==> v26 <==
Design main, start of the top module:
module main(clk, rst, ena, state_0, cells);
parameter N = 16;  
parameter M = N + 2;  
input wire clk;
input wire rst;
input wire ena;
input wire [N*N-1:0] state_0;
output logic [N*N-1:0] cells;
wire [M*M-1:0] bordered_cells_q;  
wire [M*M-1:0] bordered_cells_d;
logic [M*M-1:0] bordered_cells_0;  
function int cell_index(int i, int j);
  cell_index = M*j + i;
endfunction
generate
  genvar i;
  genvar j;
  for (i = 0; i < M; i = i + 1) begin : cells_x
    for (j = 0; j < M; j = j + 1) begin : cells_y
      if ( (i > 0) && (i < (M-1)) && (j > 0) && (j < (M-1)) ) begin
        assign bordered_cells_0[cell_index(i, j)] = state_0[N*(j-1) + (i-1)];
        conway_cell CELL(
          .clk(clk), .rst(rst), .ena(ena),
          .neighbors({
            bordered_cells_q[cell_index(i-1, j-1)],
            bordered_cells_q[cell_index(i-1, j  )],
            bordered_cells_q[cell_index(i-1, j+1)],
            bordered_cells_q[cell_index(i  , j+1)],
            bordered_cells_q[cell_index(i+1, j+1)],
            bordered_cells_q[cell_index(i+1, j  )],
            bordered_cells_q[cell_index(i+1, j-1)],
            bordered_cells_q[cell_index(i  , j-1)]
          }),
          .state_0(bordered_cells_0[cell_index(i, j)]),
          .state_d(bordered_cells_d[cell_index(i, j)]),
          .state_q(bordered_cells_q[cell_index(i, j)])
        );
      end else begin  
        assign bordered_cells_0[cell_index(i,j)] = 1'b0;
        assign bordered_cells_q[cell_index(i,j)] = bordered_cells_0[cell_index(i,j)];
        assign bordered_cells_d[cell_index(i,j)] = 0;
      end
    end
  end
  for (i = 0; i < N; i = i + 1) begin : unborder
    always_comb begin
        cells[N*(i+1)-1:N*i] = bordered_cells_q[M*(i+2)-2:M*(i+1)+1];
    end
  end
endgenerate
endmodule
Settings: LEC_CHECK=0, CAP_MARGIN=20, CORE_MARGIN=2, CORE_UTILIZATION=70, CTS_CLUSTER_SIZE=37, MAX_ROUTING_LAYER=met4, SETUP_SLACK_MARGIN=0.87, SLEW_MARGIN=20; clock period 3.29 ns.
run.sh (not shown) runs the stock make flow with config.mk's settings and CLKGATE_MAP_FILE=.
==> inputs of v38, as changes to v26 <==
- SETUP_SLACK_MARGIN: 0.87 -> -0.21
==> comparison table <==
Syn. warnings: v38 4; v26 4
Die outline width: v38 271 µm; v26 271 µm
Post-Place Setup Slack: v38 -0.144 ns; v26 -0.107 ns
Cell Count Post-Placement: v38 6680; v26 6642
Clk sinks: v38 256; v26 256
Number of cells in Yosys stat: v38 4978; v26 4978
Simple-Gate Fraction of Synth Area: v38 8.40%; v26 8.40%
Post-CTS resize count: v38 0; v26 798
Part of the Yosys area used for sequential elements: v38 15.4%; v26 15.4%
Floorplan Core Area: v38 0.0703 mm²; v26 0.0703 mm²
Clk Tree Root Cell: v38 clkbuf_16; v26 clkbuf_16
Area of the chip: v38 0.0735 mm²; v26 0.0735 mm²
MUX share of area: v38 0%; v26 0%
Number of clock buffers inserted by TritonCTS: v38 39; v26 40
Total I/O pin count: v38 515; v26 515
Post-CTS setup buffer count: v38 0; v26 305
Library cells used by synthesis: v38 22; v26 22
Die y size: v38 271 µm; v26 271 µm
Aoi/oai-family share of the synthesized area: v38 2.90%; v26 2.90%
Clock Tree Buf Depth: v38 3; v26 3
Last weighted congestion value of the routability-driven placer: v38 0.924; v26 0.904
Count of input and output buffers: v38 514; v26 514
Total cell area at the placement stage: v38 0.0588 mm²; v26 0.0588 mm²
Status: v38 finished with violations; v26 aborted with a tool error
Stage where the flow stopped: v38 -; v26 5_1_grt
Violated checks: v38 negative setup slack; v26 -
Placed wire-length estimate: v38 99900 µm; v26 98600 µm

* * *

==> 10-28 <==
Starting RTL as in the previous note.
==> flow/config.mk <==
export PLATFORM = sky130hd
export DESIGN_NAME = main
export DESIGN_NICKNAME = main
export VERILOG_FILES = /design/flow/design.v
export SDC_FILE = /design/flow/constraint.sdc
export NUM_CORES = 4
export LEC_CHECK = 0
export CAP_MARGIN = 30
export CORE_MARGIN = 2
export CORE_UTILIZATION = 68
export CTS_CLUSTER_DIAMETER = 28
export CTS_CLUSTER_SIZE = 34
export MAX_ROUTING_LAYER = met4
export MIN_ROUTING_LAYER = met1
export SLEW_MARGIN = 20
==> flow/constraint.sdc <==
create_clock -name core_clock -period 3.24 [get_ports {clk}]
set_input_delay 0.6480 -clock core_clock [delete_from_list [all_inputs] [get_ports {clk}]]
set_output_delay 0.6480 -clock core_clock [all_outputs]
set_load 0.01 [all_outputs]
==> 04-07 (differences from 10-28) <==
==> flow/config.mk (replaced) <==
export PLATFORM = sky130hd
export DESIGN_NAME = main
export DESIGN_NICKNAME = main
export VERILOG_FILES = /design/flow/design.v
export SDC_FILE = /design/flow/constraint.sdc
export NUM_CORES = 4
export LEC_CHECK = 0
export ABC_AREA = 1
export CAP_MARGIN = 20
export CORE_MARGIN = 2
export CORE_UTILIZATION = 70
export CTS_CLUSTER_DIAMETER = 219
export PLACE_DENSITY_LB_ADDON = 0.27
export SLEW_MARGIN = 20
==> flow/constraint.sdc (replaced) <==
create_clock -name core_clock -period 2.81 [get_ports {clk}]
set_input_delay 0.5620 -clock core_clock [delete_from_list [all_inputs] [get_ports {clk}]]
set_output_delay 0.5620 -clock core_clock [all_outputs]
set_load 0.01 [all_outputs]
==> impl_metrics.prom <==
# HELP chip_impl_metric Implementation results
# TYPE chip_impl_metric gauge
chip_impl_info{name="result_of_the_run",value="did not finish"} 1
chip_impl_info{name="stop_stage",value="global routing (5_1_grt)"} 1
chip_impl_info{name="error_line",value="[ERROR GRT-0232] Routing congestion too high. Check the congestion heatmap in the GUI."} 1
chip_impl_metric{name="groute.layer.met2.usage",unit="%"} 99.5
chip_impl_info{name="ys_top_cells_by_area",value="sky130_fd_sc_hd__fa_1 (35%), sky130_fd_sc_hd__ha_1 (19%), sky130_fd_sc_hd__inv_1 (16%)"} 1
chip_impl_metric{name="cts_buffers",unit=""} 39
chip_impl_metric{name="grt_ovf",unit=""} 737
chip_impl_metric{name="core_region_area",unit="mm²"} 0.0741
chip_impl_metric{name="die_height",unit="µm"} 277
chip_impl_metric{name="postSynthCellCount",unit=""} 5961
# the run above: 04-07

==> impl_metrics.prom <==
# HELP chip_impl_metric Implementation results
# TYPE chip_impl_metric gauge
chip_impl_info{name="result_of_the_run",value="did not finish"} 1
chip_impl_info{name="stop_stage",value="global routing (5_1_grt)"} 1
chip_impl_info{name="error_line",value="[ERROR GRT-0232] Routing congestion too high. Check the congestion heatmap in the GUI."} 1
chip_impl_metric{name="core_region_area",unit="mm²"} 0.0728
chip_impl_metric{name="cts_buffers",unit=""} 114
chip_impl_metric{name="groute.layer.met2.usage",unit="%"} 95.4
chip_impl_metric{name="postSynthCellCount",unit=""} 4978
chip_impl_metric{name="edf_count",unit=""} 256
chip_impl_metric{name="netlist_area",unit="mm²"} 0.0499
# the run above: 10-28

